File: config.mk
export PLATFORM = sky130hd
export DESIGN_NAME = asx_soupbintcp_itch
export DESIGN_NICKNAME = asx_soupbintcp_itch
export VERILOG_FILES = /design/flow/design.v
export SDC_FILE = /design/flow/constraint.sdc
export NUM_CORES = 4
export LEC_CHECK = 0
export CAP_MARGIN = 20
export CORE_ASPECT_RATIO = 0.99
export CORE_MARGIN = 2
export CORE_UTILIZATION = 63
export CTS_CLUSTER_SIZE = 32
export GPL_TIMING_DRIVEN = 1
export SLEW_MARGIN = 40
File: design.v
module tcp_parser (
    input  wire        clk,
    input  wire        rst,
    input  wire        ip_payload_valid,
    input  wire [7:0]  ip_payload_data,
    input  wire        ip_payload_start,    
    input  wire        ip_payload_end,      
    output wire [15:0] tcp_src_port,
    output wire [15:0] tcp_dst_port,
    output wire [31:0] tcp_seq_num,
    output wire [31:0] tcp_ack_num,
    output wire [3:0]  tcp_data_offset,
    output wire [7:0]  tcp_flags,
    output wire [15:0] tcp_window,
    output wire        tcp_flag_syn,
    output wire        tcp_flag_ack,
    output wire        tcp_flag_fin,
    output wire        tcp_flag_rst,
    output wire        tcp_flag_psh,
    output reg         tcp_payload_valid,
    output reg  [7:0]  tcp_payload_data,
    output reg         tcp_payload_start,
    output reg         tcp_payload_end,
    output reg         tcp_header_valid,
    output reg         tcp_parse_error
);
    localparam [2:0] IDLE         = 3'd0,
                     PARSE_HEADER = 3'd1,
                     SKIP_OPTIONS = 3'd2,
                     PAYLOAD      = 3'd3,
                     ERROR_STATE  = 3'd4;
    reg [2:0]  state;
    reg [5:0]  byte_cnt;
    reg [15:0] src_port_reg;
    reg [15:0] dst_port_reg;
    reg [31:0] seq_num_reg;
    reg [31:0] ack_num_reg;
    reg [3:0]  data_offset_reg;
    reg [7:0]  flags_reg;
    reg [15:0] window_reg;
    reg [5:0]  header_len;
    reg        header_done;
    reg        payload_active;
    always @(posedge clk) begin
        if (rst) begin
            state           <= IDLE;
            byte_cnt        <= 6'd0;
            src_port_reg    <= 16'd0;
            dst_port_reg    <= 16'd0;
            seq_num_reg     <= 32'd0;
            ack_num_reg     <= 32'd0;
            data_offset_reg <= 4'd0;
            flags_reg       <= 8'd0;
            window_reg      <= 16'd0;
            header_len      <= 6'd0;
            header_done     <= 1'b0;
            payload_active  <= 1'b0;
            tcp_header_valid  <= 1'b0;
            tcp_parse_error   <= 1'b0;
            tcp_payload_start <= 1'b0;
            tcp_payload_end   <= 1'b0;
            tcp_payload_valid <= 1'b0;
        end else begin
            tcp_header_valid  <= 1'b0;
            tcp_parse_error   <= 1'b0;
            tcp_payload_start <= 1'b0;
            tcp_payload_end   <= 1'b0;
            tcp_payload_valid <= 1'b0;
            case (state)
                IDLE: begin
                    header_done    <= 1'b0;
                    payload_active <= 1'b0;
                    if (ip_payload_start && ip_payload_valid) begin
                        src_port_reg[15:8] <= ip_payload_data;
                        byte_cnt <= 6'd1;
                        state <= PARSE_HEADER;
                    end
                end
                PARSE_HEADER: begin
                    if (ip_payload_valid) begin
                        case (byte_cnt)
                            6'd1:  src_port_reg[7:0]   <= ip_payload_data;
                            6'd2:  dst_port_reg[15:8]  <= ip_payload_data;
                            6'd3:  dst_port_reg[7:0]   <= ip_payload_data;
                            6'd4:  seq_num_reg[31:24]  <= ip_payload_data;
                            6'd5:  seq_num_reg[23:16]  <= ip_payload_data;
                            6'd6:  seq_num_reg[15:8]   <= ip_payload_data;
                            6'd7:  seq_num_reg[7:0]    <= ip_payload_data;
                            6'd8:  ack_num_reg[31:24]  <= ip_payload_data;
                            6'd9:  ack_num_reg[23:16]  <= ip_payload_data;
                            6'd10: ack_num_reg[15:8]   <= ip_payload_data;
                            6'd11: ack_num_reg[7:0]    <= ip_payload_data;
                            6'd12: begin
                                data_offset_reg <= ip_payload_data[7:4];
                                header_len <= {ip_payload_data[7:4], 2'b00};
                            end
                            6'd13: flags_reg          <= ip_payload_data;
                            6'd14: window_reg[15:8]   <= ip_payload_data;
                            6'd15: window_reg[7:0]    <= ip_payload_data;
                            6'd19: begin
                                if (header_len > 6'd20) begin
                                    state <= SKIP_OPTIONS;
                                end else begin
                                    header_done <= 1'b1;
                                    tcp_header_valid <= 1'b1;
                                    state <= PAYLOAD;
                                end
                            end
                            default: ;
                        endcase
                        byte_cnt <= byte_cnt + 6'd1;
                        if (ip_payload_end && byte_cnt < 6'd19) begin
                            tcp_parse_error <= 1'b1;
                            state <= ERROR_STATE;
                        end
                    end
                end
                SKIP_OPTIONS: begin
                    if (ip_payload_valid) begin
                        byte_cnt <= byte_cnt + 6'd1;
                        if (byte_cnt >= header_len - 6'd1) begin
                            header_done <= 1'b1;
                            tcp_header_valid <= 1'b1;
                            state <= PAYLOAD;
                        end
                        if (ip_payload_end && byte_cnt < header_len - 6'd1) begin
                            tcp_parse_error <= 1'b1;
                            state <= ERROR_STATE;
                        end
                    end
                end
                PAYLOAD: begin
                    if (ip_payload_valid) begin
                        tcp_payload_valid <= 1'b1;
                        tcp_payload_data <= ip_payload_data;
                        if (!payload_active) begin
                            tcp_payload_start <= 1'b1;
                            payload_active <= 1'b1;
                        end
                        if (ip_payload_end) begin
                            tcp_payload_end <= 1'b1;
                            payload_active <= 1'b0;
                            state <= IDLE;
                        end
                    end
                end
                ERROR_STATE: begin
                    if (ip_payload_end)
                        state <= IDLE;
                end
                default: state <= IDLE;
            endcase
            if (ip_payload_end && state != IDLE && state != PAYLOAD) begin
                tcp_parse_error <= 1'b1;
                state <= IDLE;
            end
        end
    end
    assign tcp_src_port    = src_port_reg;
    assign tcp_dst_port    = dst_port_reg;
    assign tcp_seq_num     = seq_num_reg;
    assign tcp_ack_num     = ack_num_reg;
    assign tcp_data_offset = data_offset_reg;
    assign tcp_flags       = flags_reg;
    assign tcp_window      = window_reg;
    assign tcp_flag_fin = flags_reg[0];
    assign tcp_flag_syn = flags_reg[1];
    assign tcp_flag_rst = flags_reg[2];
    assign tcp_flag_psh = flags_reg[3];
    assign tcp_flag_ack = flags_reg[4];
endmodule
module soupbintcp_handler (
    input  wire        clk,
    input  wire        rst,
    input  wire        tcp_payload_valid,
    input  wire [7:0]  tcp_payload_data,
    input  wire        tcp_payload_start,
    input  wire        tcp_payload_end,
    output reg         itch_msg_valid,
    output reg  [7:0]  itch_msg_data,
    output reg         itch_msg_start,
    output reg         itch_msg_end,
    output wire        session_active,
    output wire [63:0] session_sequence,
    output wire [7:0]  pkt_type,
    output reg         pkt_type_valid,
    output reg         pkt_heartbeat,
    output reg         pkt_login_accepted,
    output reg         pkt_login_rejected,
    output reg         pkt_end_session,
    output wire [31:0] seq_data_count,
    output wire [31:0] heartbeat_count,
    output reg         parse_error
);
    localparam [7:0] SOUP_DEBUG          = 8'h2B;   
    localparam [7:0] SOUP_LOGIN_ACCEPTED = 8'h41;   
    localparam [7:0] SOUP_HEARTBEAT      = 8'h48;   
    localparam [7:0] SOUP_LOGIN_REJECTED = 8'h4A;   
    localparam [7:0] SOUP_SEQ_DATA       = 8'h53;   
    localparam [7:0] SOUP_UNSEQ_DATA     = 8'h55;   
    localparam [7:0] SOUP_END_SESSION    = 8'h5A;   
    localparam [2:0] IDLE            = 3'd0,
                     READ_LENGTH_MSB = 3'd1,
                     READ_LENGTH_LSB = 3'd2,
                     READ_TYPE       = 3'd3,
                     READ_PAYLOAD    = 3'd4,
                     SKIP_PAYLOAD    = 3'd5,
                     ERROR_STATE     = 3'd6;
    reg [2:0]  state;
    reg [15:0] pkt_length;
    reg [7:0]  pkt_type_reg;
    reg [15:0] payload_cnt;
    reg [15:0] payload_len;      
    reg        session_active_reg;
    reg [63:0] session_seq_reg;
    reg [31:0] seq_data_cnt;
    reg [31:0] heartbeat_cnt;
    reg        is_seq_data;
    reg        first_payload;
    always @(posedge clk) begin
        if (rst) begin
            state              <= IDLE;
            pkt_length         <= 16'd0;
            pkt_type_reg       <= 8'd0;
            payload_cnt        <= 16'd0;
            payload_len        <= 16'd0;
            session_active_reg <= 1'b0;
            session_seq_reg    <= 64'd0;
            seq_data_cnt       <= 32'd0;
            heartbeat_cnt      <= 32'd0;
            is_seq_data        <= 1'b0;
            first_payload      <= 1'b0;
            itch_msg_valid     <= 1'b0;
            itch_msg_start     <= 1'b0;
            itch_msg_end       <= 1'b0;
            pkt_type_valid     <= 1'b0;
            pkt_heartbeat      <= 1'b0;
            pkt_login_accepted <= 1'b0;
            pkt_login_rejected <= 1'b0;
            pkt_end_session    <= 1'b0;
            parse_error        <= 1'b0;
        end else begin
            itch_msg_valid     <= 1'b0;
            itch_msg_start     <= 1'b0;
            itch_msg_end       <= 1'b0;
            pkt_type_valid     <= 1'b0;
            pkt_heartbeat      <= 1'b0;
            pkt_login_accepted <= 1'b0;
            pkt_login_rejected <= 1'b0;
            pkt_end_session    <= 1'b0;
            parse_error        <= 1'b0;
            case (state)
                IDLE: begin
                    is_seq_data   <= 1'b0;
                    first_payload <= 1'b0;
                    if (tcp_payload_start && tcp_payload_valid) begin
                        pkt_length[15:8] <= tcp_payload_data;
                        state <= READ_LENGTH_LSB;
                    end else if (tcp_payload_valid) begin
                        pkt_length[15:8] <= tcp_payload_data;
                        state <= READ_LENGTH_LSB;
                    end
                end
                READ_LENGTH_MSB: begin
                    if (tcp_payload_valid) begin
                        pkt_length[15:8] <= tcp_payload_data;
                        state <= READ_LENGTH_LSB;
                    end
                end
                READ_LENGTH_LSB: begin
                    if (tcp_payload_valid) begin
                        pkt_length[7:0] <= tcp_payload_data;
                        state <= READ_TYPE;
                    end
                end
                READ_TYPE: begin
                    if (tcp_payload_valid) begin
                        pkt_type_reg <= tcp_payload_data;
                        pkt_type_valid <= 1'b1;
                        payload_len <= pkt_length - 16'd1;
                        payload_cnt <= 16'd0;
                        case (tcp_payload_data)
                            SOUP_HEARTBEAT: begin
                                pkt_heartbeat <= 1'b1;
                                heartbeat_cnt <= heartbeat_cnt + 32'd1;
                                state <= IDLE;
                            end
                            SOUP_LOGIN_ACCEPTED: begin
                                pkt_login_accepted <= 1'b1;
                                session_active_reg <= 1'b1;
                                if (pkt_length > 16'd1) state <= SKIP_PAYLOAD;
                                else                    state <= IDLE;
                            end
                            SOUP_LOGIN_REJECTED: begin
                                pkt_login_rejected <= 1'b1;
                                session_active_reg <= 1'b0;
                                if (pkt_length > 16'd1) state <= SKIP_PAYLOAD;
                                else                    state <= IDLE;
                            end
                            SOUP_END_SESSION: begin
                                pkt_end_session <= 1'b1;
                                session_active_reg <= 1'b0;
                                state <= IDLE;
                            end
                            SOUP_SEQ_DATA: begin
                                is_seq_data <= 1'b1;
                                first_payload <= 1'b1;
                                seq_data_cnt <= seq_data_cnt + 32'd1;
                                session_seq_reg <= session_seq_reg + 64'd1;
                                if (pkt_length > 16'd1) state <= READ_PAYLOAD;
                                else                    state <= IDLE;
                            end
                            SOUP_UNSEQ_DATA: begin
                                if (pkt_length > 16'd1) state <= SKIP_PAYLOAD;
                                else                    state <= IDLE;
                            end
                            SOUP_DEBUG: begin
                                if (pkt_length > 16'd1) state <= SKIP_PAYLOAD;
                                else                    state <= IDLE;
                            end
                            default: begin
                                parse_error <= 1'b1;
                                if (pkt_length > 16'd1) state <= SKIP_PAYLOAD;
                                else                    state <= IDLE;
                            end
                        endcase
                    end
                end
                READ_PAYLOAD: begin
                    if (tcp_payload_valid) begin
                        itch_msg_valid <= 1'b1;
                        itch_msg_data <= tcp_payload_data;
                        if (first_payload) begin
                            itch_msg_start <= 1'b1;
                            first_payload <= 1'b0;
                        end
                        payload_cnt <= payload_cnt + 16'd1;
                        if (payload_cnt >= payload_len - 16'd1) begin
                            itch_msg_end <= 1'b1;
                            state <= IDLE;
                        end
                        if (tcp_payload_end) begin
                            if (payload_cnt < payload_len - 16'd1)
                                itch_msg_end <= 1'b1;
                            state <= IDLE;
                        end
                    end
                end
                SKIP_PAYLOAD: begin
                    if (tcp_payload_valid) begin
                        payload_cnt <= payload_cnt + 16'd1;
                        if (payload_cnt >= payload_len - 16'd1)
                            state <= IDLE;
                        if (tcp_payload_end)
                            state <= IDLE;
                    end
                end
                ERROR_STATE: begin
                    if (tcp_payload_end)
                        state <= IDLE;
                end
                default: state <= IDLE;
            endcase
            if (tcp_payload_end && state != IDLE) begin
                if (state == READ_PAYLOAD && is_seq_data)
                    itch_msg_end <= 1'b1;
                state <= IDLE;
            end
        end
    end
    assign session_active   = session_active_reg;
    assign session_sequence = session_seq_reg;
    assign pkt_type         = pkt_type_reg;
    assign seq_data_count   = seq_data_cnt;
    assign heartbeat_count  = heartbeat_cnt;
endmodule
module asx_itch_parser (
    input  wire        clk,
    input  wire        rst,
    input  wire        itch_msg_valid,
    input  wire [7:0]  itch_msg_data,
    input  wire        itch_msg_start,
    input  wire        itch_msg_end,
    output reg         msg_valid,
    output wire [7:0]  msg_type,
    output reg         msg_error,
    output wire [31:0] timestamp,
    output wire [63:0] order_id,
    output wire [31:0] orderbook_id,
    output wire        side,
    output reg         add_order_valid,
    output reg         add_order_start,
    output wire [63:0] quantity,
    output wire [31:0] price,
    output wire [15:0] order_attributes,
    output reg         order_executed_valid,
    output wire [63:0] exec_quantity,
    output wire [63:0] match_id,
    output wire [31:0] combo_group_id,
    output reg         order_cancel_valid,
    output wire [63:0] cancel_quantity,
    output reg         order_delete_valid,
    output reg         order_replace_valid,
    output wire [63:0] new_order_id,
    output wire [63:0] new_quantity,
    output wire [31:0] new_price,
    output reg         directory_valid,
    output wire [63:0] symbol,
    output wire [95:0] isin,
    output wire [7:0]  price_decimals,
    output wire [31:0] round_lot_size,
    output reg         system_event_valid,
    output wire [7:0]  event_code,
    output wire [31:0] total_messages,
    output wire [31:0] parse_errors
);
    localparam [2:0] IDLE        = 3'd0,
                     READ_TYPE   = 3'd1,
                     COUNT_BYTES = 3'd2,
                     COMPLETE    = 3'd3,
                     ERROR_STATE = 3'd4;
    localparam [7:0] ASX_MSG_TIMESTAMP         = 8'h54;   
    localparam [7:0] ASX_MSG_SYSTEM_EVENT      = 8'h53;   
    localparam [7:0] ASX_MSG_ORDER_BOOK_DIR    = 8'h52;   
    localparam [7:0] ASX_MSG_COMBINATION_LEG   = 8'h4D;   
    localparam [7:0] ASX_MSG_TICK_SIZE         = 8'h4C;   
    localparam [7:0] ASX_MSG_ORDER_BOOK_STATE  = 8'h4F;   
    localparam [7:0] ASX_MSG_ADD_ORDER         = 8'h41;   
    localparam [7:0] ASX_MSG_ADD_ORDER_ATTRIB  = 8'h46;   
    localparam [7:0] ASX_MSG_ORDER_EXECUTED    = 8'h45;   
    localparam [7:0] ASX_MSG_ORDER_EXEC_PRICE  = 8'h43;   
    localparam [7:0] ASX_MSG_ORDER_CANCEL      = 8'h58;   
    localparam [7:0] ASX_MSG_ORDER_DELETE      = 8'h44;   
    localparam [7:0] ASX_MSG_ORDER_REPLACE     = 8'h55;   
    localparam [7:0] ASX_MSG_TRADE             = 8'h50;   
    localparam [7:0] ASX_MSG_CROSS_TRADE       = 8'h51;   
    localparam [7:0] ASX_MSG_BROKEN_TRADE      = 8'h42;   
    function [7:0] get_asx_msg_length;
        input [7:0] t;
        begin
            case (t)
                ASX_MSG_TIMESTAMP:        get_asx_msg_length = 8'd5;
                ASX_MSG_SYSTEM_EVENT:     get_asx_msg_length = 8'd6;
                ASX_MSG_ORDER_BOOK_DIR:   get_asx_msg_length = 8'd57;
                ASX_MSG_COMBINATION_LEG:  get_asx_msg_length = 8'd21;
                ASX_MSG_TICK_SIZE:        get_asx_msg_length = 8'd22;
                ASX_MSG_ORDER_BOOK_STATE: get_asx_msg_length = 8'd10;
                ASX_MSG_ADD_ORDER:        get_asx_msg_length = 8'd39;
                ASX_MSG_ADD_ORDER_ATTRIB: get_asx_msg_length = 8'd40;
                ASX_MSG_ORDER_EXECUTED:   get_asx_msg_length = 8'd31;
                ASX_MSG_ORDER_EXEC_PRICE: get_asx_msg_length = 8'd40;
                ASX_MSG_ORDER_CANCEL:     get_asx_msg_length = 8'd19;
                ASX_MSG_ORDER_DELETE:     get_asx_msg_length = 8'd15;
                ASX_MSG_ORDER_REPLACE:    get_asx_msg_length = 8'd45;
                ASX_MSG_TRADE:            get_asx_msg_length = 8'd37;
                ASX_MSG_CROSS_TRADE:      get_asx_msg_length = 8'd41;
                ASX_MSG_BROKEN_TRADE:     get_asx_msg_length = 8'd15;
                default:                  get_asx_msg_length = 8'd0;
            endcase
        end
    endfunction
    reg [2:0]  state;
    reg [7:0]  current_msg_type;
    reg [7:0]  expected_length;
    reg [7:0]  byte_counter;
    reg [31:0] timestamp_reg;
    reg [63:0] order_id_reg;
    reg [31:0] orderbook_id_reg;
    reg        side_reg;
    reg [63:0] quantity_reg;
    reg [31:0] price_reg;
    reg [15:0] order_attributes_reg;
    reg [63:0] exec_quantity_reg;
    reg [7:0]  event_code_reg;
    reg [31:0] msg_counter;
    reg [31:0] error_counter;
    wire [7:0] new_len = get_asx_msg_length(itch_msg_data);
    wire [8:0] byte_counter_p1 = {1'b0, byte_counter} + 9'd1;
    wire       last_byte       = byte_counter_p1 >= {1'b0, expected_length};
    always @(posedge clk) begin
        if (rst) begin
            state                <= IDLE;
            current_msg_type     <= 8'd0;
            expected_length      <= 8'd0;
            byte_counter         <= 8'd0;
            msg_counter          <= 32'd0;
            error_counter        <= 32'd0;
            msg_valid            <= 1'b0;
            msg_error            <= 1'b0;
            add_order_valid      <= 1'b0;
            add_order_start      <= 1'b0;
            order_executed_valid <= 1'b0;
            order_cancel_valid   <= 1'b0;
            order_delete_valid   <= 1'b0;
            order_replace_valid  <= 1'b0;
            directory_valid      <= 1'b0;
            system_event_valid   <= 1'b0;
        end else begin
            msg_valid            <= 1'b0;
            msg_error            <= 1'b0;
            add_order_valid      <= 1'b0;
            add_order_start      <= 1'b0;
            order_executed_valid <= 1'b0;
            order_cancel_valid   <= 1'b0;
            order_delete_valid   <= 1'b0;
            order_replace_valid  <= 1'b0;
            directory_valid      <= 1'b0;
            system_event_valid   <= 1'b0;
            case (state)
                IDLE: begin
                    if (itch_msg_start && itch_msg_valid) begin
                        current_msg_type <= itch_msg_data;
                        expected_length  <= new_len;
                        byte_counter     <= 8'd1;
                        if (itch_msg_data == ASX_MSG_ADD_ORDER)
                            add_order_start <= 1'b1;
                        if (new_len == 8'd0)
                            state <= ERROR_STATE;
                        else
                            state <= COUNT_BYTES;
                    end
                end
                READ_TYPE: begin
                    state <= IDLE;
                end
                COUNT_BYTES: begin
                    if (itch_msg_valid) begin
                        if (current_msg_type == ASX_MSG_ADD_ORDER) begin
                            case (byte_counter)
                            8'd1: timestamp_reg[31:24] <= itch_msg_data;
                            8'd2: timestamp_reg[23:16] <= itch_msg_data;
                            8'd3: timestamp_reg[15:8] <= itch_msg_data;
                            8'd4: timestamp_reg[7:0] <= itch_msg_data;
                            8'd5: order_id_reg[63:56] <= itch_msg_data;
                            8'd6: order_id_reg[55:48] <= itch_msg_data;
                            8'd7: order_id_reg[47:40] <= itch_msg_data;
                            8'd8: order_id_reg[39:32] <= itch_msg_data;
                            8'd9: order_id_reg[31:24] <= itch_msg_data;
                            8'd10: order_id_reg[23:16] <= itch_msg_data;
                            8'd11: order_id_reg[15:8] <= itch_msg_data;
                            8'd12: order_id_reg[7:0] <= itch_msg_data;
                            8'd13: orderbook_id_reg[31:24] <= itch_msg_data;
                            8'd14: orderbook_id_reg[23:16] <= itch_msg_data;
                            8'd15: orderbook_id_reg[15:8] <= itch_msg_data;
                            8'd16: orderbook_id_reg[7:0] <= itch_msg_data;
                            8'd17: side_reg <= (itch_msg_data == 8'h42);
                            8'd18: quantity_reg[63:56] <= itch_msg_data;
                            8'd19: quantity_reg[55:48] <= itch_msg_data;
                            8'd20: quantity_reg[47:40] <= itch_msg_data;
                            8'd21: quantity_reg[39:32] <= itch_msg_data;
                            8'd22: quantity_reg[31:24] <= itch_msg_data;
                            8'd23: quantity_reg[23:16] <= itch_msg_data;
                            8'd24: quantity_reg[15:8] <= itch_msg_data;
                            8'd25: quantity_reg[7:0] <= itch_msg_data;
                            8'd26: price_reg[31:24] <= itch_msg_data;
                            8'd27: price_reg[23:16] <= itch_msg_data;
                            8'd28: price_reg[15:8] <= itch_msg_data;
                            8'd29: price_reg[7:0] <= itch_msg_data;
                            8'd30: order_attributes_reg[15:8] <= itch_msg_data;
                            8'd31: order_attributes_reg[7:0] <= itch_msg_data;
                            default: ;
                            endcase
                        end else if (current_msg_type == ASX_MSG_ORDER_EXECUTED) begin
                            case (byte_counter)
                            8'd1: timestamp_reg[31:24] <= itch_msg_data;
                            8'd2: timestamp_reg[23:16] <= itch_msg_data;
                            8'd3: timestamp_reg[15:8] <= itch_msg_data;
                            8'd4: timestamp_reg[7:0] <= itch_msg_data;
                            8'd5: order_id_reg[63:56] <= itch_msg_data;
                            8'd6: order_id_reg[55:48] <= itch_msg_data;
                            8'd7: order_id_reg[47:40] <= itch_msg_data;
                            8'd8: order_id_reg[39:32] <= itch_msg_data;
                            8'd9: order_id_reg[31:24] <= itch_msg_data;
                            8'd10: order_id_reg[23:16] <= itch_msg_data;
                            8'd11: order_id_reg[15:8] <= itch_msg_data;
                            8'd12: order_id_reg[7:0] <= itch_msg_data;
                            8'd13: orderbook_id_reg[31:24] <= itch_msg_data;
                            8'd14: orderbook_id_reg[23:16] <= itch_msg_data;
                            8'd15: orderbook_id_reg[15:8] <= itch_msg_data;
                            8'd16: orderbook_id_reg[7:0] <= itch_msg_data;
                            8'd17: side_reg <= (itch_msg_data == 8'h42);
                            8'd18: exec_quantity_reg[63:56] <= itch_msg_data;
                            8'd19: exec_quantity_reg[55:48] <= itch_msg_data;
                            8'd20: exec_quantity_reg[47:40] <= itch_msg_data;
                            8'd21: exec_quantity_reg[39:32] <= itch_msg_data;
                            8'd22: exec_quantity_reg[31:24] <= itch_msg_data;
                            8'd23: exec_quantity_reg[23:16] <= itch_msg_data;
                            8'd24: exec_quantity_reg[15:8] <= itch_msg_data;
                            8'd25: exec_quantity_reg[7:0] <= itch_msg_data;
                            default: ;
                            endcase
                        end else if (current_msg_type == ASX_MSG_ORDER_DELETE) begin
                            case (byte_counter)
                            8'd1: timestamp_reg[31:24] <= itch_msg_data;
                            8'd2: timestamp_reg[23:16] <= itch_msg_data;
                            8'd3: timestamp_reg[15:8] <= itch_msg_data;
                            8'd4: timestamp_reg[7:0] <= itch_msg_data;
                            8'd5: order_id_reg[63:56] <= itch_msg_data;
                            8'd6: order_id_reg[55:48] <= itch_msg_data;
                            8'd7: order_id_reg[47:40] <= itch_msg_data;
                            8'd8: order_id_reg[39:32] <= itch_msg_data;
                            8'd9: order_id_reg[31:24] <= itch_msg_data;
                            8'd10: order_id_reg[23:16] <= itch_msg_data;
                            8'd11: order_id_reg[15:8] <= itch_msg_data;
                            8'd12: order_id_reg[7:0] <= itch_msg_data;
                            8'd13: orderbook_id_reg[31:24] <= itch_msg_data;
                            8'd14: orderbook_id_reg[23:16] <= itch_msg_data;
                            default: ;
                            endcase
                        end else if (current_msg_type == ASX_MSG_SYSTEM_EVENT) begin
                            case (byte_counter)
                            8'd1: timestamp_reg[31:24] <= itch_msg_data;
                            8'd2: timestamp_reg[23:16] <= itch_msg_data;
                            8'd3: timestamp_reg[15:8] <= itch_msg_data;
                            8'd4: timestamp_reg[7:0] <= itch_msg_data;
                            8'd5: event_code_reg <= itch_msg_data;
                            default: ;
                            endcase
                        end
                        if (last_byte)
                            state <= COMPLETE;
                        byte_counter <= byte_counter + 8'd1;
                        if (itch_msg_end) begin
                            if (!last_byte)
                                state <= ERROR_STATE;
                            else
                                state <= COMPLETE;
                        end
                    end
                end
                COMPLETE: begin
                    msg_counter <= msg_counter + 32'd1;
                    msg_valid <= 1'b1;
                    case (current_msg_type)
                        ASX_MSG_ADD_ORDER:      add_order_valid <= 1'b1;
                        ASX_MSG_ORDER_EXECUTED: order_executed_valid <= 1'b1;
                        ASX_MSG_ORDER_CANCEL:   order_cancel_valid <= 1'b1;
                        ASX_MSG_ORDER_DELETE:   order_delete_valid <= 1'b1;
                        ASX_MSG_ORDER_REPLACE:  order_replace_valid <= 1'b1;
                        ASX_MSG_ORDER_BOOK_DIR: directory_valid <= 1'b1;
                        ASX_MSG_SYSTEM_EVENT:   system_event_valid <= 1'b1;
                        default: ;
                    endcase
                    state <= IDLE;
                end
                ERROR_STATE: begin
                    msg_error <= 1'b1;
                    error_counter <= error_counter + 32'd1;
                    state <= IDLE;
                end
                default: state <= IDLE;
            endcase
        end
    end
    assign msg_type         = current_msg_type;
    assign timestamp        = timestamp_reg;
    assign order_id         = order_id_reg;
    assign orderbook_id     = orderbook_id_reg;
    assign side             = side_reg;
    assign quantity         = quantity_reg;
    assign price            = price_reg;
    assign order_attributes = order_attributes_reg;
    assign exec_quantity    = exec_quantity_reg;
    assign match_id         = 64'd0;
    assign combo_group_id   = 32'd0;
    assign cancel_quantity  = 64'd0;
    assign new_order_id     = 64'd0;
    assign new_quantity     = 64'd0;
    assign new_price        = 32'd0;
    assign symbol           = 64'd0;
    assign isin             = 96'd0;
    assign price_decimals   = 8'd0;
    assign round_lot_size   = 32'd0;
    assign event_code       = event_code_reg;
    assign total_messages   = msg_counter;
    assign parse_errors     = error_counter;
endmodule
module asx_soupbintcp_itch (
    input  wire        clk,
    input  wire        rst,
    input  wire        ip_payload_valid,
    input  wire [7:0]  ip_payload_data,
    input  wire        ip_payload_start,
    input  wire        ip_payload_end,
    output wire [15:0] tcp_src_port,
    output wire [15:0] tcp_dst_port,
    output wire [31:0] tcp_seq_num,
    output wire [31:0] tcp_ack_num,
    output wire [3:0] tcp_data_offset,
    output wire [7:0] tcp_flags,
    output wire [15:0] tcp_window,
    output wire tcp_flag_syn,
    output wire tcp_flag_ack,
    output wire tcp_flag_fin,
    output wire tcp_flag_rst,
    output wire tcp_flag_psh,
    output wire tcp_header_valid,
    output wire tcp_parse_error,
    output wire session_active,
    output wire [63:0] session_sequence,
    output wire [7:0] pkt_type,
    output wire pkt_type_valid,
    output wire pkt_heartbeat,
    output wire pkt_login_accepted,
    output wire pkt_login_rejected,
    output wire pkt_end_session,
    output wire [31:0] seq_data_count,
    output wire [31:0] heartbeat_count,
    output wire parse_error,
    output wire msg_valid,
    output wire [7:0] msg_type,
    output wire msg_error,
    output wire [31:0] timestamp,
    output wire [63:0] order_id,
    output wire [31:0] orderbook_id,
    output wire side,
    output wire add_order_valid,
    output wire add_order_start,
    output wire [63:0] quantity,
    output wire [31:0] price,
    output wire [15:0] order_attributes,
    output wire order_executed_valid,
    output wire [63:0] exec_quantity,
    output wire order_cancel_valid,
    output wire order_delete_valid,
    output wire order_replace_valid,
    output wire directory_valid,
    output wire system_event_valid,
    output wire [7:0] event_code,
    output wire [31:0] total_messages,
    output wire [31:0] parse_errors
);
    wire       tcp_payload_valid;
    wire [7:0] tcp_payload_data;
    wire       tcp_payload_start;
    wire       tcp_payload_end;
    wire       itch_tcp_valid;
    wire [7:0] itch_tcp_data;
    wire       itch_tcp_start;
    wire       itch_tcp_end;
    wire [63:0] unused_match_id;
    wire [31:0] unused_combo_group_id;
    wire [63:0] unused_cancel_quantity;
    wire [63:0] unused_new_order_id;
    wire [63:0] unused_new_quantity;
    wire [31:0] unused_new_price;
    wire [63:0] unused_symbol;
    wire [95:0] unused_isin;
    wire [7:0] unused_price_decimals;
    wire [31:0] unused_round_lot_size;
    tcp_parser tcp_parser_inst (
        .clk               (clk),
        .rst               (rst),
        .ip_payload_valid  (ip_payload_valid),
        .ip_payload_data   (ip_payload_data),
        .ip_payload_start  (ip_payload_start),
        .ip_payload_end    (ip_payload_end),
        .tcp_src_port      (tcp_src_port),
        .tcp_dst_port      (tcp_dst_port),
        .tcp_seq_num       (tcp_seq_num),
        .tcp_ack_num       (tcp_ack_num),
        .tcp_data_offset   (tcp_data_offset),
        .tcp_flags         (tcp_flags),
        .tcp_window        (tcp_window),
        .tcp_flag_syn      (tcp_flag_syn),
        .tcp_flag_ack      (tcp_flag_ack),
        .tcp_flag_fin      (tcp_flag_fin),
        .tcp_flag_rst      (tcp_flag_rst),
        .tcp_flag_psh      (tcp_flag_psh),
        .tcp_header_valid  (tcp_header_valid),
        .tcp_parse_error   (tcp_parse_error),
        .tcp_payload_valid (tcp_payload_valid),
        .tcp_payload_data  (tcp_payload_data),
        .tcp_payload_start (tcp_payload_start),
        .tcp_payload_end   (tcp_payload_end)
    );
    soupbintcp_handler soupbintcp_inst (
        .clk                (clk),
        .rst                (rst),
        .tcp_payload_valid  (tcp_payload_valid),
        .tcp_payload_data   (tcp_payload_data),
        .tcp_payload_start  (tcp_payload_start),
        .tcp_payload_end    (tcp_payload_end),
        .itch_msg_valid     (itch_tcp_valid),
        .itch_msg_data      (itch_tcp_data),
        .itch_msg_start     (itch_tcp_start),
        .itch_msg_end       (itch_tcp_end),
        .session_active     (session_active),
        .session_sequence   (session_sequence),
        .pkt_type           (pkt_type),
        .pkt_type_valid     (pkt_type_valid),
        .pkt_heartbeat      (pkt_heartbeat),
        .pkt_login_accepted (pkt_login_accepted),
        .pkt_login_rejected (pkt_login_rejected),
        .pkt_end_session    (pkt_end_session),
        .seq_data_count     (seq_data_count),
        .heartbeat_count    (heartbeat_count),
        .parse_error        (parse_error)
    );
    asx_itch_parser asx_itch_inst (
        .clk                  (clk),
        .rst                  (rst),
        .itch_msg_valid       (itch_tcp_valid),
        .itch_msg_data        (itch_tcp_data),
        .itch_msg_start       (itch_tcp_start),
        .itch_msg_end         (itch_tcp_end),
        .msg_valid            (msg_valid),
        .msg_type             (msg_type),
        .msg_error            (msg_error),
        .timestamp            (timestamp),
        .order_id             (order_id),
        .orderbook_id         (orderbook_id),
        .side                 (side),
        .add_order_valid      (add_order_valid),
        .add_order_start      (add_order_start),
        .quantity             (quantity),
        .price                (price),
        .order_attributes     (order_attributes),
        .order_executed_valid (order_executed_valid),
        .exec_quantity        (exec_quantity),
        .order_cancel_valid   (order_cancel_valid),
        .order_delete_valid   (order_delete_valid),
        .order_replace_valid  (order_replace_valid),
        .directory_valid      (directory_valid),
        .system_event_valid   (system_event_valid),
        .event_code           (event_code),
        .total_messages       (total_messages),
        .parse_errors         (parse_errors),
        .match_id             (unused_match_id),
        .combo_group_id       (unused_combo_group_id),
        .cancel_quantity      (unused_cancel_quantity),
        .new_order_id         (unused_new_order_id),
        .new_quantity         (unused_new_quantity),
        .new_price            (unused_new_price),
        .symbol               (unused_symbol),
        .isin                 (unused_isin),
        .price_decimals       (unused_price_decimals),
        .round_lot_size       (unused_round_lot_size)
    );
endmodule
File: run.sh
#!/bin/bash
# the make line also repeats each setting of config.mk as NAME=value (left out here)
make -C /OpenROAD-flow-scripts/flow DESIGN_CONFIG=/design/flow/config.mk WORK_HOME=/design/flow/orfs CLKGATE_MAP_FILE= finish
File: constraint.sdc
create_clock -name core_clock -period 2.7 [get_ports {clk}]
set_input_delay 0.5400 -clock core_clock [delete_from_list [all_inputs] [get_ports {clk}]]
set_output_delay 0.5400 -clock core_clock [all_outputs]
set_load 0.01 [all_outputs]
==> results of run 1 <==
-- what timing repair did --
action	CTS	global route
pin swaps	2	4
buffers inserted	1	5
resized	21	17
endpoints found under the setup margin	92	124
-- layer usage --
layer	vias up	share of wire, %	GRT usage (%)
met5	-	0	0
met2	1622	48	67.6
met1	12300	34	44.4
met3	415	10	12.3
met4	0	7.4	26.4
li1	11200	-	-
-- per-stage QoR --
stage | worst slack, ns | utilization, %
after global placement | -0.184 | 81.0
final | -0.136 | 86.8
after floorplan | -0.144 | -
after CTS | -0.102 | 86.4
after global routing | -0.360 | 86.8
after detailed placement | -0.268 | 81.0
-- cell type report --
cell class,count,area share (%)
diodes,1,0.00617
clock buffers,107,5.51
repair buffers,836,19.8
multi-input cells,1779,25.7
inverters,68,0.629
clock inverters,27,0.577
flip-flops and latches,765,45.9
well taps,607,1.87
==> qor.yml, run 1 <==
placement:
  portBuffers: 681
  globalplace.congestion: 0.928
  dpl-instance-area_um2: 37900
  hpwl_mm: 67.0
  place_inst: 4048
sta:
  finalCriticalPeriod_ns: 2.84
  finalSetupViolCount: 3
  hold_slack_ns: 0.353
  finClkSkew_ns: 0.0177
  maxSlewHeadroom_pct: 40.4
  hold_viol: 0
  worst_slack_ns: -0.136
  setup-tns-final_ns: -0.392
  max_freq_mhz: 353
  fin_crit_sh_pct: 105
  report.final.slew_viol_count: 0
  worst_pin_slew_ns: 0.893
  grt_setup_unrepaired: "true"
yosys:
  synth-xor-area-share_pct: 5.79
  simple_gate_share_pct: 18.4
  ys_cells: 2751
  async_reset_ff_share_pct: 0
  yosysTopAreaCell: "edfxtp_1"
  avgSynthCellArea_um2: 10.8
  ys_seq_share_pct: 62.7
  edf_count: 329
  yosys_warnings: 3
  ys_sh_aoi_pct: 6.40
  ys_types: 69
  ys_area_um2: 29700
  netlist_top_cells_area: "edfxtp_1, dfxtp_1, nor2_1, nand2_1, xnor2_1"
  synthAdderAreaFrac_pct: 1.90
  top_cells_by_count: "dfxtp_1, nor2_1, edfxtp_1, nand2_1, a21oi_1"
  top_cell: "dfxtp_1"
  synthesis.nets: 2809
  ys_sh_mux_pct: 2.04
  syn-cell-area_um2: 29700
  synthCells: 2751
  synth-main-ff-cell: "dfxtp_1"
  numSynthFlops: 765
  synth_top_area_share_pct: 33.3
  synth.logic.top_family: "simple AND/OR/NAND/NOR gates"
worst_hold_path:
  holdPathStages: 3
  holdCritPathClass: "in -> reg"
  hp-start: "rst"
  min_to: "asx_itch_inst.state[2]"
flow_run:
  tool_warnings: 43
  drv_cap: 0
clock_tree:
  cts_num_sinks: 765
  cts-root-buf: "clkbuf_16"
  numCtsBuffers: 75
  clk_pin_slew_worst_paths_ns: 0.06
  clock_latency_ns: 0.62
  hold_buffers: 0
  htree_levels: 3
  clk_path_buf_depth: 3
  cts_tree: "built"
global_route:
  grt_pass1_wl_mm: 150
  grt_pass1_vias: 25200
  grt_max_degree: 209
  grtUsageTotal_pct: 40.2
  overflow: 0
  antenna_found_initial: 1
drt:
  drc: 0
  via_count: 25600
  detail-route-antenna-nets: 0
  wl_per_cell_um: 24.2
  via_per_inst: 6.11
  drt_iter0_drc: 2186
  totalWireLength_mm: 101
  drt-pass1-iter-count: 6
final_layout:
  syn_to_final_growth_pct: 36.8
  final_cells: 4190
  postLayoutCellArea_um2: 40600
  fillers: 2296
  fin_nets: 3583
  register_area_um2: 18600
  comb_area_um2: 10400
worst_setup_path:
  reg2regPathDepth: 12
  end_kind: "flop"
  critPathBufInv: 1
  arrival_ns: 3.37
  r2r_setup_slack_ns: -0.14
  crit_chain: "or4_4 > or3_4 > nor2_1 > xnor2_1 > ha_1 > a211oi_2 > o21ai_2 > a22o_1 > a41oi_2 > buf_4 > nand2_2 > a21boi_1"
  crit_end: "soupbintcp_inst.state[2]"
  worstPathRequired_ns: 3.24
  critical_path.slowest_cell: "or4_4"
  r2r-end: "soupbintcp_inst.state[2]"
  crit_family: "simple AND/OR/NAND/NOR gates"
  worstSetupPathType: "reg -> reg"
  crit_start: "soupbintcp_inst.payload_len[6]"
  r2r_start: "soupbintcp_inst.payload_len[6]"
  cp_max_fo: 3
  setup.worst_path.start_class: "flop"
  max_stage_delay_ns: 0.54
  cp.depth: 12
power_and_ir_drop:
  finalPower_mw: 23.0
  power_combinational_mw: 0.386
  p_leak_nw: 14.2
  powerSeq_mw: 12.0
  ir_worst_vdd_mv: 0.456
  swShare_pct: 20.7
  power.density_nw_per_um2: 567
  pwr-share-clk_pct: 46.1
  power_switching_mw: 4.75
  maxPowerGroup: "sequential cells"
  powerClk_mw: 10.6
  seq_power_share_pct: 52.2
  p_comb_share_pct: 1.7
  p_int_mw: 18.2
die:
  fp_util_pct: 63.4
  die_x_um: 222
  row_count: 79
  die_y_um: 220
  ios: 682
  core_area_um2: 46800
  fp.dieArea_um2: 48800
outcome:
  status: "finished with violations"
  failed_checks: "setup timing"
==> inputs of run 2 (changes only) <==
- ABC_AREA: unset -> 0
- CELL_PAD_IN_SITES_DETAIL_PLACEMENT: unset -> 1
- CORE_ASPECT_RATIO: 0.99 -> 1.54
- CORE_MARGIN: 2 -> 3
- CORE_UTILIZATION: 63 -> 51
- CTS_CLUSTER_DIAMETER: unset -> 400
- CTS_CLUSTER_SIZE: 32 -> unset
- GPL_ROUTABILITY_DRIVEN: unset -> 0
- HOLD_SLACK_MARGIN: unset -> 0.12
- MAX_ROUTING_LAYER: unset -> met4
- MIN_ROUTING_LAYER: unset -> met2
- SLEW_MARGIN: 40 -> 25
- TNS_END_PERCENT: unset -> 60
- clock period: 2.7 -> 2.94 ns (I/O delays scaled with it)
==> run 2 against run 1 <==
Still fails the layout checks on setup timing; register-to-register slack hardly changed; combinational power is 5.4% higher; design area is 0.15% lower; sequential share of layout area up 0.070 points; via count rose by 41%; wire length grew 26%; hold slack gained 0.015 ns; first-iteration DRC count increased to 4.9 times the previous value; setup slack got worse by 0.0049 ns; critical path depth is the same; fmax is 7.9% lower; clock-buffer cell count decreased by 8.
==> qor.yml, run 2 <==
worst_setup_path:
  worstSetupPathType: "reg -> reg"
  max_stage_delay_ns: 0.35  # -0.19 ns
  cp.depth: 12  # unchanged
  arrival_ns: 3.67  # +0.30 ns
  crit_chain: "nor4_4 > nand2_2 > buf_4 > nor4_2 > xnor2_1 > ha_1 > a21oi_1 > o21ai_0 > a22o_1 > a41oi_2 > nand2_1 > o22ai_1"
  crit_family: "AND-OR/OR-AND gates"
  reg2regPathDepth: 12  # unchanged
  r2r-end: "soupbintcp_inst.state[0]"
  crit_end: "soupbintcp_inst.state[0]"
  setup.worst_path.start_class: "flop"
  critPathBufInv: 1  # unchanged
  crit_start: "soupbintcp_inst.payload_len[5]"
  end_kind: "flop"
  cp_max_fo: 2  # -1
  worstPathRequired_ns: 3.53  # +0.29 ns
  r2r_start: "soupbintcp_inst.payload_len[5]"
  critical_path.slowest_cell: "dfxtp_1"
  r2r_setup_slack_ns: -0.14  # about the same
yosys:
  top_cell: "dfxtp_1"
  syn-cell-area_um2: 29700  # unchanged
  synth.logic.top_family: "simple AND/OR/NAND/NOR gates"
  yosysTopAreaCell: "edfxtp_1"
  ys_area_um2: 29700  # unchanged
  ys_sh_mux_pct: 2.04  # unchanged
  synth_top_area_share_pct: 33.3  # unchanged
  synth-main-ff-cell: "dfxtp_1"
  simple_gate_share_pct: 18.4  # unchanged
  yosys_warnings: 3  # unchanged
  edf_count: 329  # unchanged
  ys_sh_aoi_pct: 6.40  # unchanged
  ys_cells: 2751  # unchanged
  synth-xor-area-share_pct: 5.79  # unchanged
  synthAdderAreaFrac_pct: 1.90  # unchanged
  numSynthFlops: 765  # unchanged
  ys_types: 69  # unchanged
  synthCells: 2751  # unchanged
  netlist_top_cells_area: "edfxtp_1, dfxtp_1, nor2_1, nand2_1, xnor2_1"
  synthesis.nets: 2809  # unchanged
  top_cells_by_count: "dfxtp_1, nor2_1, edfxtp_1, nand2_1, a21oi_1"
  async_reset_ff_share_pct: 0  # unchanged
  avgSynthCellArea_um2: 10.8  # unchanged
  ys_seq_share_pct: 62.7  # unchanged
die:
  fp.dieArea_um2: 61200  # +25%
  die_x_um: 200  # -9.8%
  fp_util_pct: 51.7  # -12 points
  ios: 682  # unchanged
  die_y_um: 305  # +39%
  core_area_um2: 57400  # +23%
  row_count: 109  # +38%
placement:
  portBuffers: 681  # unchanged
  dpl-instance-area_um2: 37900  # about the same
  hpwl_mm: 80.5  # +20%
power_and_ir_drop:
  powerSeq_mw: 11.0  # -8%
  p_comb_share_pct: 1.9  # +0.2 points
  pwr-share-clk_pct: 47.3  # +1.2 points
  finalPower_mw: 21.7  # -5.7%
  p_leak_nw: 14.0  # -1.4%
  power_switching_mw: 5.03  # +5.8%
  powerClk_mw: 10.3  # about the same
  p_int_mw: 16.7  # -8.7%
  power_combinational_mw: 0.407  # +5.4%
  swShare_pct: 23.2  # +2.5 points
  power.density_nw_per_um2: 535  # -5.6%
  ir_worst_vdd_mv: 0.433  # -5.0%
  seq_power_share_pct: 50.8  # -1.4 points
  maxPowerGroup: "sequential cells"
sta:
  hold_viol: 0  # unchanged
  grt_setup_unrepaired: "true"
  fin_crit_sh_pct: 105  # -0.24 points
  max_freq_mhz: 325  # -7.9%
  worst_slack_ns: -0.141  # -0.00494 ns
  hold_slack_ns: 0.368  # +0.0153 ns
  finalSetupViolCount: 4  # +1
  finClkSkew_ns: 0.0379  # +0.0201 ns
  setup-tns-final_ns: -0.325  # +0.0676 ns
  finalCriticalPeriod_ns: 3.08  # +0.245 ns
  worst_pin_slew_ns: 1.06  # +0.168 ns
  maxSlewHeadroom_pct: 29.0  # -11 points
  report.final.slew_viol_count: 0  # unchanged
drt:
  wl_per_cell_um: 29.5  # +22%
  via_per_inst: 8.32  # +36%
  drt_iter0_drc: 10700  # +390%
  drt-pass1-iter-count: 28  # +22
  via_count: 36100  # +41%
  detail-route-antenna-nets: 0  # unchanged
  drc: 0  # unchanged
  totalWireLength_mm: 128  # +26%
outcome:
  status: "finished with violations"
  failed_checks: "setup timing"
clock_tree:
  numCtsBuffers: 72  # -4.0%
  clk_path_buf_depth: 3  # unchanged
  cts_num_sinks: 765  # unchanged
  cts-root-buf: "clkbuf_16"
  clock_latency_ns: 0.66  # +0.04 ns
  htree_levels: 3  # unchanged
  cts_tree: "built"
  clk_pin_slew_worst_paths_ns: 0.07  # about the same
global_route:
  grtUsageTotal_pct: 61.9  # +22 points
  grt_max_degree: 174  # -17%
  overflow: 0  # unchanged
  busiest_layer: "met2"
  grt_pass1_wl_mm: 187  # +25%
  antenna_found_initial: 0  # -1
  met3_usage_pct: 64.7  # +52 points
  grt_pass1_vias: 40200  # +60%
  grt_use_met2_pct: 74.3  # +6.7 points
  met1_usage_pct: 0  # -44 points
final_layout:
  fin_nets: 3551  # -0.89%
  syn_to_final_growth_pct: 36.6
  postLayoutCellArea_um2: 40500  # -0.15%
flow_run:
  drv_cap: 0  # unchanged
  tool_warnings: 42  # -2.3%
worst_hold_path:
  holdCritPathClass: "in -> reg"
  holdPathStages: 3  # unchanged
  hp-start: "rst"
  min_to: "asx_itch_inst.state[2]"
-- run 2: what timing repair did --
| action | CTS | global route |
|---|---|---|
| setup endpoints to repair | 116 | 130 |
| pin swaps | 0 | 9 |
| hold buffers | 0 | 0 |
| buffers inserted | 0 | 2 |
| gates resized | 14 | 26 |
| hold endpoints to repair | 0 | 0 |
-- run 2: metal layers --
| layer | wire (µm) | part of all wire, % | up-vias |
|---|---|---|---|
| met1 | 0 | 0 | 11100 |
| met5 | 0 | 0 | - |
| met3 | 45400 | 36 | 2275 |
| li1 | - | - | 11100 |
| met4 | 21700 | 17 | 0 |
| met2 | 60700 | 48 | 11600 |
-- run 2: cell type report --
class,count,area [µm²]
sequential,765,18600
fill,5811,16900
timing repair buffer,807,7790
multi-input combinational,1779,10400
inverter,68,255
clock buffer,99,2080
clock inverter,33,388
tap,777,972
antenna,3,7.51
-- run 2: per-stage QoR --
| step | instances | setup slack, ns | util, % |
|---|---|---|---|
| floorplan | 2751 | 0.0953 | - |
| global placement | 4194 | -0.0402 | 66.0 |
| finish | 4331 | -0.141 | 70.5 |
| global route | 4328 | -0.262 | 70.5 |
| detailed placement | 4194 | -0.152 | 66.0 |
| CTS | 4326 | 0.0152 | 70.4 |
==> inputs of run 3 (changes only) <==
- CAP_MARGIN: 20 -> 0
- CELL_PAD_IN_SITES_GLOBAL_PLACEMENT: unset -> 2
- CORE_ASPECT_RATIO: 1.54 -> 1.76
- CORE_MARGIN: 3 -> 2
- CORE_UTILIZATION: 51 -> 40
- CTS_CLUSTER_DIAMETER: 400 -> 174
- GPL_TIMING_DRIVEN: 1 -> 0
- HOLD_SLACK_MARGIN: 0.12 -> unset
- MAX_ROUTING_LAYER: met4 -> unset
- MIN_ROUTING_LAYER: met2 -> unset
- PLACE_DENSITY_LB_ADDON: unset -> 0.21
- SETUP_SLACK_MARGIN: unset -> -0.43
- SLEW_MARGIN: 25 -> 20
- TNS_END_PERCENT: 60 -> 80
- clock period: 2.94 -> 5.0 ns (I/O delays scaled with it)
==> run 3 against run 2 <==
Now clean on timing, DRC and antenna; hold slack improved by 0.074 ns; combinational power shrank about 40%; clock skew fell by 0.012 ns; wire length is 9.7% lower; via count down 32%; sequential power fell by 41%; clock-buffer cell count is 11 lower; flip-flop count unchanged; total power shrank 41%; setup slack improved by 1.2 ns; cell count up 4.4%; first-iteration DRC count fell by 89%; largest cell class unchanged; highest routed layer unchanged.
==> qor.yml, run 3 <==
drt:
  drt_iter0_drc: 1177  # -89%
  wl_per_cell_um: 25.5  # -14%
  via_per_inst: 5.41  # -35%
  via_count: 24500  # -32%
  detail-route-antenna-nets: 0  # unchanged
  drt-pass1-iter-count: 5  # -82%
  drc: 0  # unchanged
  totalWireLength_mm: 115  # -9.7%
  insertedDiodeCount: 0  # -3
power_and_ir_drop:
  ir_worst_vdd_mv: 0.256  # -41%
  pwr-share-clk_pct: 47.1  # -0.2 points
  swShare_pct: 21.5  # -1.6 points
  maxPowerGroup: "sequential cells"
  powerClk_mw: 6.00  # -42%
  seq_power_share_pct: 50.9  # about the same
  p_leak_nw: 13.7  # -2.1%
  p_int_mw: 9.98  # -40%
  powerSeq_mw: 6.48  # -41%
  power_combinational_mw: 0.245  # -40%
  power_switching_mw: 2.74  # -45%
  p_comb_share_pct: 1.9  # about the same
  power.density_nw_per_um2: 314  # -41%
final_layout:
  comb_area_um2: 10300  # -1.2%
  postLayoutCellArea_um2: 40500  # about the same
  fillers: 7944  # +37%
  final_util_pct: 55.1  # -15 points
  syn_to_final_growth_pct: 36.7  # about the same
  fin_nets: 3584  # +0.93%
  register_area_um2: 18600  # about the same
yosys:
  synth-main-ff-cell: "dfxtp_1"
  avgSynthCellArea_um2: 10.8  # unchanged
  yosys_warnings: 3  # unchanged
  ys_area_um2: 29700  # unchanged
  netlist_top_cells_area: "edfxtp_1, dfxtp_1, nor2_1, nand2_1, xnor2_1"
  synthesis.nets: 2809  # unchanged
  simple_gate_share_pct: 18.4  # unchanged
  async_reset_ff_share_pct: 0  # unchanged
  synthCells: 2751  # unchanged
  synthAdderAreaFrac_pct: 1.90  # unchanged
  ys_sh_aoi_pct: 6.40  # unchanged
  numSynthFlops: 765  # unchanged
  synth.logic.top_family: "simple AND/OR/NAND/NOR gates"
  top_cell: "dfxtp_1"
  ys_cells: 2751  # unchanged
  synth-xor-area-share_pct: 5.79  # unchanged
  synth_top_area_share_pct: 33.3  # unchanged
  ys_seq_share_pct: 62.7  # unchanged
  syn-cell-area_um2: 29700  # unchanged
  yosysTopAreaCell: "edfxtp_1"
  top_cells_by_count: "dfxtp_1, nor2_1, edfxtp_1, nand2_1, a21oi_1"
  edf_count: 329  # unchanged
  ys_types: 69  # unchanged
  ys_sh_mux_pct: 2.04  # unchanged
clock_tree:
  post-cts-setup-buffers: 0  # unchanged
  htree_levels: 3  # unchanged
  clk_pin_slew_worst_paths_ns: 0.07  # about the same
  clock_latency_ns: 0.67  # about the same
  cts_resized: 0  # -14
  cts-root-buf: "clkbuf_16"
  cts_tree: "built"
  numCtsBuffers: 71  # -1.4%
  cts_num_sinks: 765  # unchanged
  hold_buffers: 0  # unchanged
  clk_path_buf_depth: 3  # unchanged
worst_setup_path:
  max_stage_delay_ns: 0.80  # +0.45 ns
  r2r_start: "asx_itch_inst.current_msg_type[1]"
  arrival_ns: 4.21  # +0.54 ns
  setup.worst_path.start_class: "primary input"
  crit_end: "asx_itch_inst.order_attributes_reg[1]"
  reg2regPathDepth: 6  # -6
  critical_path.slowest_cell: "nor2_1"
  crit_chain: "clkdlybuf4s50_1 > nand2b_1 > nor4_1 > nand2_1 > or3_1 > clkbuf_1 > nor2_1"
  critPathBufInv: 2  # +1
  end_kind: "flop"
  cp_max_fo: 10  # +8
  worstPathRequired_ns: 5.29  # +1.76 ns
  r2r_setup_slack_ns: 1.09  # +1.23 ns
  worstSetupPathType: "in -> reg"
  crit_family: "simple AND/OR/NAND/NOR gates"
  cp.depth: 7  # -5
  crit_start: "rst"
  r2r-end: "asx_itch_inst.order_attributes_reg[1]"
die:
  fp.dieArea_um2: 76400  # +25%
  ios: 682  # unchanged
  row_count: 132  # +21%
  die_y_um: 365  # +20%
  die_x_um: 209  # +4.5%
  fp_util_pct: 40.4  # -11 points
  core_area_um2: 73500  # +28%
sta:
  report.final.slew_viol_count: 0  # unchanged
  finClkSkew_ns: 0.0254  # -0.0125 ns
  setup-tns-final_ns: 0  # +0.325 ns
  worst_pin_slew_ns: 1.18  # +0.119 ns
  grt_setup_unrepaired: "false"
  finalCriticalPeriod_ns: 3.92
  hold_viol: 0  # unchanged
  max_freq_mhz: 255
  finalSetupViolCount: 0  # -4
  maxSlewHeadroom_pct: 21.3  # -7.7 points
  worst_slack_ns: 1.08  # +1.22 ns
  hold_slack_ns: 0.442  # +0.0739 ns
  fin_crit_sh_pct: 78.4  # -26 points
worst_hold_path:
  holdCritPathClass: "reg -> reg"
  min_to: "soupbintcp_inst.itch_msg_data[4]"
  holdPathStages: 0  # -3
  hp-start: "tcp_parser_inst.tcp_payload_data[4]"
global_route:
  antenna_found_initial: 0  # unchanged
  overflow: 0  # unchanged
  grt_pass1_vias: 26200  # -35%
  grtUsageTotal_pct: 29.7  # -32 points
  grt_pass1_wl_mm: 169  # -9.6%
  grt_max_degree: 20  # -89%
placement:
  portBuffers: 681  # unchanged
  dp_slack_ns: 0.428  # +0.580 ns
  hpwl_mm: 88.8  # +10%
  dpl-instance-area_um2: 38000  # +0.26%
outcome:
  status: "timing/DRC/antenna clean"
flow_run:
  tool_warnings: 34  # -19%
  drv_cap: 0  # unchanged
run 3: through the flow:
| step | power, mW | instances |
|---|---|---|
| 6_report | 12.7 | 4521 |
| 5_1_grt | 13.1 | 4521 |
| 4_1_cts | 12.8 | 4521 |
| 3_5_place_dp | 6.87 | 4391 |
| 3_3_place_gp | 6.86 | 4370 |
| 2_1_floorplan | 6.75 | 2751 |
run 3: layout make-up:
type | count | area share (%)
inverter | 68 | 0.630
sequential | 765 | 45.9
clock inverter | 42 | 1.47
timing repair buffer | 702 | 17.6
clock buffer | 88 | 4.84
multi-input combinational | 1779 | 25.3
buffer | 139 | 1.36
tap | 938 | 2.90
run 3: routing by layer:
metal  GRT usage [%]  wire length [µm]  vias up
met5               0                 0        -
met4            12.6              4660        0
met3            10.2             10200      186
met2            56.7             61300      859
met1            28.7             39200    12200
li1                -                 -    11200
==> inputs of run 4 (changes only) <==
- CAP_MARGIN: 0 -> 20
- CELL_PAD_IN_SITES_DETAIL_PLACEMENT: 1 -> unset
- CELL_PAD_IN_SITES_GLOBAL_PLACEMENT: 2 -> unset
- CORE_ASPECT_RATIO: 1.76 -> 1.31
- CORE_MARGIN: 2 -> 3
- CORE_UTILIZATION: 40 -> 57
- CTS_CLUSTER_DIAMETER: 174 -> unset
- GPL_TIMING_DRIVEN: 0 -> 1
- MIN_ROUTING_LAYER: unset -> met1
- PLACE_DENSITY_LB_ADDON: 0.21 -> 0.25
- SETUP_SLACK_MARGIN: -0.43 -> unset
- TNS_END_PERCENT: 80 -> 15
- clock period: 5.0 -> 4.06 ns (I/O delays scaled with it)
==> run 4 against run 3 <==
Largest power group unchanged; critical path type is now reg -> reg; synthesized area stayed put; clock power is 11% higher; highest routed layer unchanged; sequential power is 23% higher; critical path depth is 1 lower.
==> qor.yml, run 4 <==
sta:
  finClkSkew_ns: 0.0208  # -0.00466 ns
  worst_pin_slew_ns: 1.23  # +0.0481 ns
  maxSlewHeadroom_pct: 18.1  # -3.2 points
  finalCriticalPeriod_ns: 3.39
  report.final.slew_viol_count: 0  # unchanged
  hold_viol: 0  # unchanged
  worst_slack_ns: 0.668  # -0.411 ns
  max_freq_mhz: 295
  grt_setup_unrepaired: "false"
  finalSetupViolCount: 0  # unchanged
  setup-tns-final_ns: 0  # unchanged
  fin_crit_sh_pct: 83.6  # +5.1 points
yosys:
  netlist_top_cells_area: "edfxtp_1, dfxtp_1, nor2_1, nand2_1, xnor2_1"
  top_cells_by_count: "dfxtp_1, nor2_1, edfxtp_1, nand2_1, a21oi_1"
  ys_seq_share_pct: 62.7  # unchanged
  top_cell: "dfxtp_1"
  synth_top_area_share_pct: 33.3  # unchanged
  avgSynthCellArea_um2: 10.8  # unchanged
  yosys_warnings: 3  # unchanged
  ys_sh_mux_pct: 2.04  # unchanged
  ys_types: 69  # unchanged
  synthCells: 2751  # unchanged
  synth.logic.top_family: "simple AND/OR/NAND/NOR gates"
  yosysTopAreaCell: "edfxtp_1"
  simple_gate_share_pct: 18.4  # unchanged
  ys_sh_aoi_pct: 6.40  # unchanged
  ys_area_um2: 29700  # unchanged
  ys_cells: 2751  # unchanged
  async_reset_ff_share_pct: 0  # unchanged
  syn-cell-area_um2: 29700  # unchanged
  synthesis.nets: 2809  # unchanged
  synth-xor-area-share_pct: 5.79  # unchanged
  edf_count: 329  # unchanged
  synth-main-ff-cell: "dfxtp_1"
  numSynthFlops: 765  # unchanged
  synthAdderAreaFrac_pct: 1.90  # unchanged
drt:
  wl_met3_mm: 9.41  # -7.9%
  totalWireLength_mm: 95.7  # -17%
  wl_met2_mm: 47.7  # -22%
  wl_per_cell_um: 23.2  # -9.3%
  m1WireLength_mm: 33.2  # -15%
  drt_iter0_drc: 1869  # +59%
  via_count: 24100  # -1.4%
  via_per_inst: 5.83  # +7.8%
  highest_layer: "met4"
  detail-route-antenna-nets: 0  # unchanged
  drt-pass1-iter-count: 7  # +2
  drc: 0  # unchanged
  insertedDiodeCount: 0  # unchanged
worst_setup_path:
  end_kind: "flop"
  r2r_setup_slack_ns: 0.67  # -0.42 ns
  critical_path.slowest_cell: "nor2_1"
  reg2regPathDepth: 6  # unchanged
  setup.worst_path.start_class: "flop"
  crit_family: "simple AND/OR/NAND/NOR gates"
  max_stage_delay_ns: 0.78  # -0.02 ns
  crit_end: "asx_itch_inst.exec_quantity_reg[44]"
  crit_start: "asx_itch_inst.current_msg_type[1]"
  crit_chain: "or4b_2 > nor3_1 > nand2_1 > nor2_1 > nand2_1 > nor2_1"
  arrival_ns: 3.63  # -0.58 ns
  worstPathRequired_ns: 4.30  # -0.99 ns
  r2r_start: "asx_itch_inst.current_msg_type[1]"
  cp.depth: 6  # -1
  r2r-end: "asx_itch_inst.exec_quantity_reg[44]"
  cp_max_fo: 8  # -2
  critPathBufInv: 0  # -2
  worstSetupPathType: "reg -> reg"
final_layout:
  fin_nets: 3460  # -3.5%
  final_util_pct: 76.7  # +22 points
  postLayoutCellArea_um2: 39400  # -2.8%
  syn_to_final_growth_pct: 32.8
power_and_ir_drop:
  p_comb_share_pct: 1.6  # -0.3 points
  ir_worst_vdd_mv: 0.352  # +38%
  powerSeq_mw: 7.99  # +23%
  maxPowerGroup: "sequential cells"
  swShare_pct: 20.7  # -0.81 points
  p_int_mw: 11.8  # +18%
  power.density_nw_per_um2: 379  # +21%
  powerClk_mw: 6.68  # +11%
  pwr-share-clk_pct: 44.8  # -2.3 points
  finalPower_mw: 14.9  # +17%
  power_switching_mw: 3.09  # +13%
  seq_power_share_pct: 53.6  # +2.7 points
  p_leak_nw: 13.4  # -2.0%
  power_combinational_mw: 0.238  # -3%
clock_tree:
  numCtsBuffers: 71  # unchanged
  clk_pin_slew_worst_paths_ns: 0.07  # about the same
  clk_path_buf_depth: 3  # unchanged
  cts_num_sinks: 765  # unchanged
  clock_latency_ns: 0.61  # -0.06 ns
  cts-root-buf: "clkbuf_16"
  cts_tree: "built"
  hold_buffers: 0  # unchanged
  post-cts-setup-buffers: 0  # unchanged
  htree_levels: 3  # unchanged
  cts_resized: 0  # unchanged
die:
  die_y_um: 267  # -27%
  die_x_um: 205  # -1.9%
  fp.dieArea_um2: 54800  # -28%
  fp_util_pct: 57.8  # +17 points
  core_area_um2: 51300  # -30%
  ios: 682  # unchanged
  row_count: 95  # -28%
global_route:
  antenna_found_initial: 0  # unchanged
  grt_max_degree: 261  # +1200%
  grtUsageTotal_pct: 33.6  # +3.9 points
  grt_pass1_vias: 23500  # -10%
  overflow: 0  # unchanged
  grt_pass1_wl_mm: 142  # -16%
outcome:
  status: "timing/DRC/antenna clean"
placement:
  hpwl_mm: 68.3  # -23%
  portBuffers: 681  # unchanged
  dp_slack_ns: 0.540  # +0.112 ns
  dpl-instance-area_um2: 37100  # -2.4%
flow_run:
  tool_warnings: 36  # +5.9%
  drv_cap: 0  # unchanged
worst_hold_path:
  hp-start: "tcp_parser_inst.dst_port_reg[3]"
  min_to: "tcp_parser_inst.dst_port_reg[3]"
  holdCritPathClass: "reg -> reg"
  holdPathStages: 2  # +2
==> run 4: area by class of cell <==
| class | instances | area (µm²) |
|---|---|---|
| clock inverter | 30 | 329 |
| fill | 3313 | 12000 |
| clock buffer | 97 | 1990 |
| tap | 679 | 850 |
| sequential | 765 | 18600 |
| multi-input combinational | 1779 | 10300 |
| inverter | 68 | 255 |
| timing repair buffer | 717 | 7110 |
==> run 4: per-layer routing <==
metal	GRT usage, %	vias up
met4	16.3	0
met5	0	-
met2	58.9	1276
met3	10.7	272
met1	36.7	11600
li1	-	11000
==> run 4: through the flow <==
stage               hold slack, ns  instances
floorplan                    0.424       2751
global placement             0.443       4007
detailed placement           0.447       4007
CTS                          0.455       4134
global route                 0.476       4135
finish                       0.453       4135
==> inputs of run 5 (changes only) <==
- ABC_AREA: 0 -> 1
- CORE_ASPECT_RATIO: 1.31 -> 0.5
- CORE_MARGIN: 3 -> 2
- CORE_UTILIZATION: 57 -> 68
- CTS_CLUSTER_DIAMETER: unset -> 393
- GPL_ROUTABILITY_DRIVEN: 0 -> unset
- GPL_TIMING_DRIVEN: 1 -> unset
- MIN_ROUTING_LAYER: met1 -> unset
- PLACE_DENSITY_LB_ADDON: 0.25 -> unset
- TNS_END_PERCENT: 15 -> unset
- clock period: 4.06 -> 2.51 ns (I/O delays scaled with it)
==> run 5 against run 4 <==
The run now fails in global routing; synthesized cell count up 30%; die area down 11%; synthesized area up 7.7%.
==> qor.yml, run 5 <==
outcome:
  status: "did not finish"
  haltStage: "global routing"
  stop_error: "[ERROR GRT-0116] Global routing finished with congestion. Check the congestion regions in the DRC Viewer."
yosys:
  synthAdderAreaFrac_pct: 1.76  # -0.14 points
  edf_count: 329  # unchanged
  numSynthFlops: 765  # unchanged
  ys_types: 57  # -17%
  simple_gate_share_pct: 21.0  # +2.6 points
  avgSynthCellArea_um2: 8.95  # -17%
  yosys_warnings: 3  # unchanged
  ys_seq_share_pct: 58.3  # -4.5 points
  synth-xor-area-share_pct: 2.61  # -3.2 points
  synth-main-ff-cell: "dfxtp_1"
  yosysTopAreaCell: "edfxtp_1"
  ys_area_um2: 31900  # +7.7%
  syn-cell-area_um2: 31900  # +7.7%
  netlist_top_cells_area: "edfxtp_1, dfxtp_1, nand2_1, inv_1, nor2_1"
  synthesis.nets: 3625  # +29%
  ys_sh_aoi_pct: 9.85  # +3.5 points
  async_reset_ff_share_pct: 0  # unchanged
  ys_sh_mux_pct: 0  # -2.0 points
  top_cells_by_count: "nand2_1, dfxtp_1, inv_1, nor2_1, edfxtp_1"
  synth_top_area_share_pct: 30.9  # -2.4 points
  synth.logic.top_family: "simple AND/OR/NAND/NOR gates"
  top_cell: "nand2_1"
  ys_cells: 3567  # +30%
  synthCells: 3567  # +30%
die:
  core_area_um2: 46600  # -9.3%
  row_count: 56  # -41%
  die_x_um: 310  # +51%
  die_y_um: 157  # -41%
  fp.dieArea_um2: 48800  # -11%
  fp_util_pct: 68.5  # +11 points
  ios: 682  # unchanged
global_route:
  overflow: 300
  grtUsageTotal_pct: 84.0
clock_tree:
  htree_levels: 3  # unchanged
  numCtsBuffers: 66  # -7.0%
  cts_num_sinks: 765  # unchanged
  clk_path_buf_depth: 3  # unchanged
  cts-root-buf: "clkbuf_16"
placement:
  globalplace.congestion: 0.975
  hpwl_mm: 82.0  # +20%
  portBuffers: 681  # unchanged
run 5: stage by stage:
step / hold WS [ns] / std cells / worst slack [ns] / total power, mW / cell area, µm²
4_1_cts: 0.199 / 5036 / -0.292 / 25.2 / 42700
3_5_place_dp: 0.435 / 4900 / -0.310 / 14.5 / 40000
3_3_place_gp: 0.429 / 4900 / -0.123 / 14.4 / 40000
2_1_floorplan: 0.419 / 3567 / 0.0313 / 14.1 / 32000
run 5: per-layer routing:
| metal | global-route usage (%) | overflow |
|---|---|---|
| met1 | 84.2 | 26 |
| met2 | 94.7 | 138 |
| met3 | 77.2 | 32 |
| met4 | 77.0 | 104 |
| met5 | 59.8 | 0 |
run 5: repair_timing:
item / 4_1_cts
buffers inserted: 15
gates resized: 84
pin swaps: 24
hold buffers: 0
endpoints found under the setup margin: 274
Power and IR drop assume default switching activity.
